## rgb2dvi
module rgb2dvi (
    input  wire        PixelClk,
    input  wire [23:0] vid_pData,
    input  wire        vid_pVDE,
    input  wire        vid_pHSync,
    input  wire        vid_pVSync,
    output wire [9:0]  pDataOutRaw0,    
    output wire [9:0]  pDataOutRaw1,    
    output wire [9:0]  pDataOutRaw2     
);
TMDS_Encoder DataEncoder0 (
    .PixelClk(PixelClk), .pDataOutRaw(pDataOutRaw0),
    .pDataOut(vid_pData[15:8]), .pC0(vid_pHSync), .pC1(vid_pVSync), .pVde(vid_pVDE));
TMDS_Encoder DataEncoder1 (
    .PixelClk(PixelClk), .pDataOutRaw(pDataOutRaw1),
    .pDataOut(vid_pData[7:0]), .pC0(1'b0), .pC1(1'b0), .pVde(vid_pVDE));
TMDS_Encoder DataEncoder2 (
    .PixelClk(PixelClk), .pDataOutRaw(pDataOutRaw2),
    .pDataOut(vid_pData[23:16]), .pC0(1'b0), .pC1(1'b0), .pVde(vid_pVDE));
endmodule
clock: 4.0 ns
lec_check: 0
cap_margin: 20
core_aspect_ratio: 0.5
core_margin: 2
core_utilization: 40
cts_cluster_diameter: 169
cts_cluster_size: 99
slew_margin: 20
tns_end_percent: 5
run.sh (not shown) runs the stock make flow with config.mk's settings and CLKGATE_MAP_FILE=.
Change:
Settings changed: CORE_UTILIZATION 40 to 59, CTS_CLUSTER_DIAMETER 169 to default, CTS_CLUSTER_SIZE 99 to default.
Outcome: The changed run passed the timing, design-rule and antenna checks; first-iteration DRC count came out lower by about 26%; hold slack barely changes; synthesized cell count is unchanged; count of clock-buffer cells in the layout came out higher by 1; setup slack gets worse by 34 ps; routed wire length came out lower by about 2.4%; register-to-register slack gets worse by 30 ps.
Change:
Settings changed: CORE_UTILIZATION 59 to 30, PLACE_DENSITY from default to 0.89, TNS_END_PERCENT 5 to default.
=> First-iteration DRC count climbs by 100%; flip-flop count stays the same; clock-buffer cell count goes up by 1; final cell count went up by 15%; setup slack is worse by 21 ps.
Change:
Settings changed: ABC_AREA from default to 1, CORE_ASPECT_RATIO 0.5 to default, CORE_UTILIZATION 30 to 40, HOLD_SLACK_MARGIN from default to 0.02, PLACE_DENSITY 0.89 to default.
=> The changed run finished with timing, DRC and antenna clean. Cell count rises by 11%. Routed wire length falls by 12%. Fmax rises by 1.8%. Synthesized area rises by 5.4%. Cell area rises by 1.6%.


run A:
The RTL this note starts from:
==> flow/design.v <==
module TMDS_Encoder (
    input  wire       PixelClk,
    output reg  [9:0] pDataOutRaw,    
    input  wire [7:0] pDataOut,       
    input  wire       pC0,
    input  wire       pC1,
    input  wire       pVde
);
localparam [9:0] kCtlTkn0 = 10'b1101010100;
localparam [9:0] kCtlTkn1 = 10'b0010101011;
localparam [9:0] kCtlTkn2 = 10'b0101010100;
localparam [9:0] kCtlTkn3 = 10'b1010101011;
function [3:0] sum_bits8;
    input [7:0] u;
    integer i;
    begin
        sum_bits8 = 4'd0;
        for (i = 0; i < 8; i = i + 1)
            sum_bits8 = sum_bits8 + {3'b000, u[i]};
    end
endfunction
reg  [7:0] pDataOut_1;
reg  [3:0] n1d_1;
reg        pC0_1, pC1_1, pVde_1;
reg  [8:0] q_m_2;
reg  [3:0] n1q_m_2, n0q_m_2;
reg        pC0_2, pC1_2, pVde_2;
reg  signed [4:0] cnt_t_3;
wire [8:0] q_m_xor_1, q_m_xnor_1, q_m_1;
wire [3:0] n1q_m_1;
always @(posedge PixelClk) begin
    pVde_1     <= pVde;
    n1d_1      <= sum_bits8(pDataOut);
    pDataOut_1 <= pDataOut;
    pC0_1      <= pC0;
    pC1_1      <= pC1;
end
assign q_m_xor_1[0]  = pDataOut_1[0];
assign q_m_xnor_1[0] = pDataOut_1[0];
genvar gi;
generate
    for (gi = 1; gi < 8; gi = gi + 1) begin : encode
        assign q_m_xor_1[gi]  = q_m_xor_1[gi-1] ^ pDataOut_1[gi];
        assign q_m_xnor_1[gi] = ~(q_m_xnor_1[gi-1] ^ pDataOut_1[gi]);
    end
endgenerate
assign q_m_xor_1[8]  = 1'b1;
assign q_m_xnor_1[8] = 1'b0;
assign q_m_1 = (n1d_1 > 4'd4 || (n1d_1 == 4'd4 && pDataOut_1[0] == 1'b0)) ?
               q_m_xnor_1 : q_m_xor_1;
assign n1q_m_1 = sum_bits8(q_m_1[7:0]);
always @(posedge PixelClk) begin
    n1q_m_2 <= n1q_m_1;
    n0q_m_2 <= 4'd8 - n1q_m_1;
    q_m_2   <= q_m_1;
    pC0_2   <= pC0_1;
    pC1_2   <= pC1_1;
    pVde_2  <= pVde_1;
end
wire cond_balanced_2     = (cnt_t_3 == 5'sd0) || (n1q_m_2 == 4'd4);
wire cond_not_balanced_2 = (cnt_t_3 > 5'sd0 && n1q_m_2 > 4'd4) ||
                           (cnt_t_3 < 5'sd0 && n1q_m_2 < 4'd4);
wire [9:0] control_token_2 = (!pC1_2 && !pC0_2) ? kCtlTkn0 :
                             (!pC1_2 &&  pC0_2) ? kCtlTkn1 :
                             ( pC1_2 && !pC0_2) ? kCtlTkn2 :
                                                  kCtlTkn3;
wire [9:0] q_out_2 =
    !pVde_2                            ? control_token_2 :
    (cond_balanced_2 && !q_m_2[8])     ? {~q_m_2[8], q_m_2[8], ~q_m_2[7:0]} :
    (cond_balanced_2 &&  q_m_2[8])     ? {~q_m_2[8], q_m_2[8],  q_m_2[7:0]} :
    cond_not_balanced_2                ? {1'b1,      q_m_2[8], ~q_m_2[7:0]} :
                                         {1'b0,      q_m_2[8],  q_m_2[7:0]};
wire signed [4:0] dc_bias_2 = $signed({1'b0, n0q_m_2}) - $signed({1'b0, n1q_m_2});
wire signed [4:0] cnt_t_2 =
    !pVde_2                        ? 5'sd0 :
    (cond_balanced_2 && !q_m_2[8]) ? cnt_t_3 + dc_bias_2 :
    (cond_balanced_2 &&  q_m_2[8]) ? cnt_t_3 - dc_bias_2 :
    cond_not_balanced_2            ? cnt_t_3 + $signed({3'b000,  q_m_2[8], 1'b0}) + dc_bias_2 :
                                     cnt_t_3 - $signed({3'b000, ~q_m_2[8], 1'b0}) - dc_bias_2;
always @(posedge PixelClk) begin
    cnt_t_3     <= cnt_t_2;
    pDataOutRaw <= q_out_2;    
end
endmodule
module rgb2dvi (
    input  wire        PixelClk,
    input  wire [23:0] vid_pData,
    input  wire        vid_pVDE,
    input  wire        vid_pHSync,
    input  wire        vid_pVSync,
    output wire [9:0]  pDataOutRaw0,    
    output wire [9:0]  pDataOutRaw1,    
    output wire [9:0]  pDataOutRaw2     
);
TMDS_Encoder DataEncoder0 (
    .PixelClk(PixelClk), .pDataOutRaw(pDataOutRaw0),
    .pDataOut(vid_pData[15:8]), .pC0(vid_pHSync), .pC1(vid_pVSync), .pVde(vid_pVDE));
TMDS_Encoder DataEncoder1 (
    .PixelClk(PixelClk), .pDataOutRaw(pDataOutRaw1),
    .pDataOut(vid_pData[7:0]), .pC0(1'b0), .pC1(1'b0), .pVde(vid_pVDE));
TMDS_Encoder DataEncoder2 (
    .PixelClk(PixelClk), .pDataOutRaw(pDataOutRaw2),
    .pDataOut(vid_pData[23:16]), .pC0(1'b0), .pC1(1'b0), .pVde(vid_pVDE));
endmodule
make LEC_CHECK=0 CAP_MARGIN=20 CORE_MARGIN=2 CORE_UTILIZATION=40 SLEW_MARGIN=20 finish   # period 3.8 ns
The flow did not stop early for run A: all stages ran, and the layout cleared the timing, design-rule and antenna checks.
What run B does differently from run A at the input level:
- ABC_AREA newly set to 1
- CORE_UTILIZATION changed from 40 to 68
- the clock period (ns, I/O delays scaled along) changed from 3.8 to 1.58
[summary]
Status(run B) = ERROR, stage = clock tree synthesis (4_1_cts). Synthesized cell count (higher): run B. Changes observed in run B relative to run A: vertical die size shrank by 21%; synthesized-area fraction occupied by and/or/nand/nor cells grew by 10 points; cell count in the Yosys report grew by about 26%. When run B is measured against run A, its placed standard-cell area turns out 0.0020 mm^2 higher. Run A has lower synthesized chip area reported by yosys than run B. In the metrics for run A and run B, the one carrying the lower worst setup timing slack at the placement stage is run B.
For run C, these inputs were changed with respect to run B:
- CORE_UTILIZATION changed from 68 to 72
- the clock period (ns, I/O delays scaled along) changed from 1.58 to 4.05
--- outcome ---
- In run C the implementation completed, yet the final layout does not meet the checks, the culprit being negative setup slack.
- Summed instance area of the synthesized netlist of run C is on par with run B.
- Re yosys cell count: no difference whatsoever between run B and run C.
- Of run C and run B, the lower weighted congestion at the end of routability-driven global placement belongs to run C.
- For the number of cell rows, run C came in 1 lower than run B did.
- Run C vs run B — detailed placement HPWL dropped by more than a quarter
- Lower die height was reported by run C, not run B.
- Run C vs run B: full die area down
- Number of placed cells counting well taps, run C vs run B: down by more than 10%
- For the overall die width, run C came in 2.7% lower than run B did.
- Between run C and run B, the synthesized cell count does not differ in any meaningful way.
- | total cell area at the placement stage | lower: run C |
Modified inputs, run D compared to run C
- changing CORE_UTILIZATION from 72 to 8
- removing ABC_AREA (formerly 1)
--- outcome ---
- Of run D and run C, only run D finishes the flow clean.
- Run D reports a higher final cell count than run C does.
- Comparing required time of the worst setup path for run D and run C, the smaller number came from run D.
- Delta (run D minus run C): non-clock buffer area fraction after layout decreased by 0.30 points relative to the old numbers; critical path depth decreased by 6 relative to the old numbers; sequential share of layout area decreased by 2.4 points relative to the old numbers.
- Between run D and run C, detailed-route vias per instance is lower for run D, run C comes in above that.


Starts from the design.v that is shown in full above.
Settings: LEC_CHECK=0, CAP_MARGIN=20, CORE_MARGIN=2, CORE_UTILIZATION=70, CTS_CLUSTER_DIAMETER=30, PLACE_DENSITY=0.65, SETUP_SLACK_MARGIN=-0.26, SLEW_MARGIN=20; clock period 3.34 ns.
The baseline finished with setup timing left.
Edit:
- ABC_AREA: default -> 0
- CELL_PAD_IN_SITES_GLOBAL_PLACEMENT: default -> 2
- CORE_ASPECT_RATIO: default -> 0.82
- CORE_UTILIZATION: 70 -> 40
- CTS_CLUSTER_DIAMETER: 30 -> default
- HOLD_SLACK_MARGIN: default -> 0.02
- MAX_ROUTING_LAYER: default -> met4
- PLACE_DENSITY: 0.65 -> default
- SETUP_SLACK_MARGIN: -0.26 -> 0.86
Effect: The changed run finished but failed the layout checks on setup timing. Non-clock buffer count increases by 39. Synthesized area stays the same. Sequential cell count stays the same. Wire length is lower by about a fifth. Final cell count rises by roughly a tenth. First-iteration DRC count falls by a quarter to a third. Register-to-register slack improves by 0.11 ns.


Starts from the design.v that is shown in full above.
make LEC_CHECK=0 CAP_MARGIN=30 CELL_PAD_IN_SITES_DETAIL_PLACEMENT=1 CELL_PAD_IN_SITES_GLOBAL_PLACEMENT=0 CORE_ASPECT_RATIO=1.96 CORE_MARGIN=2 CORE_UTILIZATION=54 CTS_CLUSTER_DIAMETER=292 GPL_ROUTABILITY_DRIVEN=1 GPL_TIMING_DRIVEN=0 HOLD_SLACK_MARGIN=0.06 MIN_ROUTING_LAYER=met1 SLEW_MARGIN=15 TNS_END_PERCENT=35 finish   # period 5.74 ns
The starting point produced a clean layout.
Edit:
- CAP_MARGIN: 30 -> 20
- CELL_PAD_IN_SITES_DETAIL_PLACEMENT: 1 -> unset
- CELL_PAD_IN_SITES_GLOBAL_PLACEMENT: 0 -> unset
- CORE_ASPECT_RATIO: 1.96 -> unset
- CORE_UTILIZATION: 54 -> 65
- CTS_CLUSTER_DIAMETER: 292 -> 145
- GPL_ROUTABILITY_DRIVEN: 1 -> unset
- GPL_TIMING_DRIVEN: 0 -> unset
- HOLD_SLACK_MARGIN: 0.06 -> unset
- MIN_ROUTING_LAYER: met1 -> unset
- SLEW_MARGIN: 15 -> 20
- TNS_END_PERCENT: 35 -> unset
- clock period: 5.74 -> 3.18 ns (I/O delays scaled with it)
What happened: With this change the flow finished but failed the layout checks on negative setup slack; worst setup slack loses 1.8 ns; synthesized cell count is unchanged; clock-buffer cell count is higher by 4; via count is lower by 2.5%; cell count is higher by 1.5%; area after synthesis does not change.


RTL: the design.v shown in full above, as it stands there.
export LEC_CHECK = 0
export CAP_MARGIN = 20
export CORE_MARGIN = 2
export CORE_UTILIZATION = 72
export CTS_CLUSTER_DIAMETER = 268
export SETUP_SLACK_MARGIN = -0.21
export SLEW_MARGIN = 20
create_clock -name core_clock -period 2.93 [get_ports {PixelClk}]
The starting point ended with an error in global routing.
Next try:
- CORE_UTILIZATION: 72 -> 68
- CTS_CLUSTER_DIAMETER: 268 -> default
- SETUP_SLACK_MARGIN: -0.21 -> -0.19
- clock period: 2.93 -> 3.18 ns (I/O delays scaled with it)
=> The changed run finished but fails on negative setup slack. Die area increases by 5.7%. Area after synthesis is unchanged. Synthesized cell count does not change.
Next try:
- CAP_MARGIN: 20 -> 40
- CORE_UTILIZATION: 68 -> 72
- PLACE_DENSITY: default -> 0.41
What happened:
- The changed run ran to the end with violations: negative setup slack
- final area is higher by 3.8%
- maximum frequency shrinks by about 13%
- global-route usage increases by 17 points
- setup slack gets worse by 0.53 ns
- area after synthesis stays the same
- die size came out lower by about 5.4%
- hold slack gains 0.0077 ns
- flip-flop count does not change
- non-clock buffer count rose by 9
Next try:
- CORE_ASPECT_RATIO: default -> 0.92
- CORE_UTILIZATION: 72 -> 71
- CTS_CLUSTER_DIAMETER: default -> 145
- PLACE_DENSITY: 0.41 -> 0.63
- SETUP_SLACK_MARGIN: -0.19 -> -0.21
Effect:
- The changed run finished but fails on negative setup slack
- wire length fell by 28%
- worst setup slack gains 0.39 ns
- die area is higher by 1.4%
- fmax rose by 10%
- global-route usage went down by 9.6 points
- sequential cell count stays the same
Next try:
- CAP_MARGIN: 40 -> 20
- CORE_ASPECT_RATIO: 0.92 -> default
- CORE_UTILIZATION: 71 -> 72
- CTS_CLUSTER_DIAMETER: 145 -> 29
- PLACE_DENSITY: 0.63 -> default
- SETUP_SLACK_MARGIN: -0.21 -> 0.78
Outcome: Now the flow did not get past clock tree synthesis, error DPL-0038. Die area goes down by 1.3%. Synthesized cell count is unchanged. Synthesized area does not change.
Next try:
- CAP_MARGIN: 20 -> 40
- CORE_UTILIZATION: 72 -> 69
- CTS_CLUSTER_DIAMETER: 29 -> 145
- SETUP_SLACK_MARGIN: 0.78 -> -0.21
=>
- This time the run completed and failed the layout checks on negative setup slack
- synthesized cell count is unchanged
- die area climbs by 4.2%
- synthesized area does not change


RTL: the design.v shown in full above, as it stands there.
==> flow/config.mk <==
export PLATFORM = sky130hd
export DESIGN_NAME = rgb2dvi
export DESIGN_NICKNAME = rgb2dvi
export VERILOG_FILES = /design/flow/design.v
export SDC_FILE = /design/flow/constraint.sdc
export NUM_CORES = 4
export LEC_CHECK = 0
export CAP_MARGIN = 0
export CORE_MARGIN = 2
export CORE_UTILIZATION = 72
export CTS_CLUSTER_DIAMETER = 105
export SETUP_SLACK_MARGIN = -0.19
export SLEW_MARGIN = 20
==> flow/constraint.sdc <==
create_clock -name core_clock -period 3.18 [get_ports {PixelClk}]
set_input_delay 0.6360 -clock core_clock [delete_from_list [all_inputs] [get_ports {PixelClk}]]
set_output_delay 0.6360 -clock core_clock [all_outputs]
set_load 0.01 [all_outputs]
The starting point finished but failed the layout checks on negative setup slack.
Edit:
Settings changed: CAP_MARGIN 0 to 20, CORE_UTILIZATION 72 to 40, CTS_CLUSTER_DIAMETER 105 to default, SETUP_SLACK_MARGIN -0.19 to default.
Clock period 3.18 ns to 4.0 ns, I/O delays scaled along.
This time the run completed without violations.
Worst setup slack gets better by 970 ps.
Cell area falls by 6.3%.
Sequential share of layout area climbs by 1.8 points.
Edit:
Settings changed: CORE_UTILIZATION 40 to 16, MAX_ROUTING_LAYER from default to met4, MIN_ROUTING_LAYER from default to met2.
=>
- The changed run passed the timing, design-rule and antenna checks
- sequential share of layout area falls by 1.6 points
- die area rises by 140%
- routed wire length rises by 9.8%
- cell count rises by 36%
Edit:
Settings changed: CORE_ASPECT_RATIO from default to 0.5, CORE_UTILIZATION 16 to 40, MAX_ROUTING_LAYER met4 to default, MIN_ROUTING_LAYER met2 to default, PLACE_DENSITY from default to 0.45.
Result: The changed run produced a clean layout. Final area decreases by about 5%. First-iteration DRC count goes down by 74%. Clock-buffer cell count rises by 1. Die size shrinks by 59%.
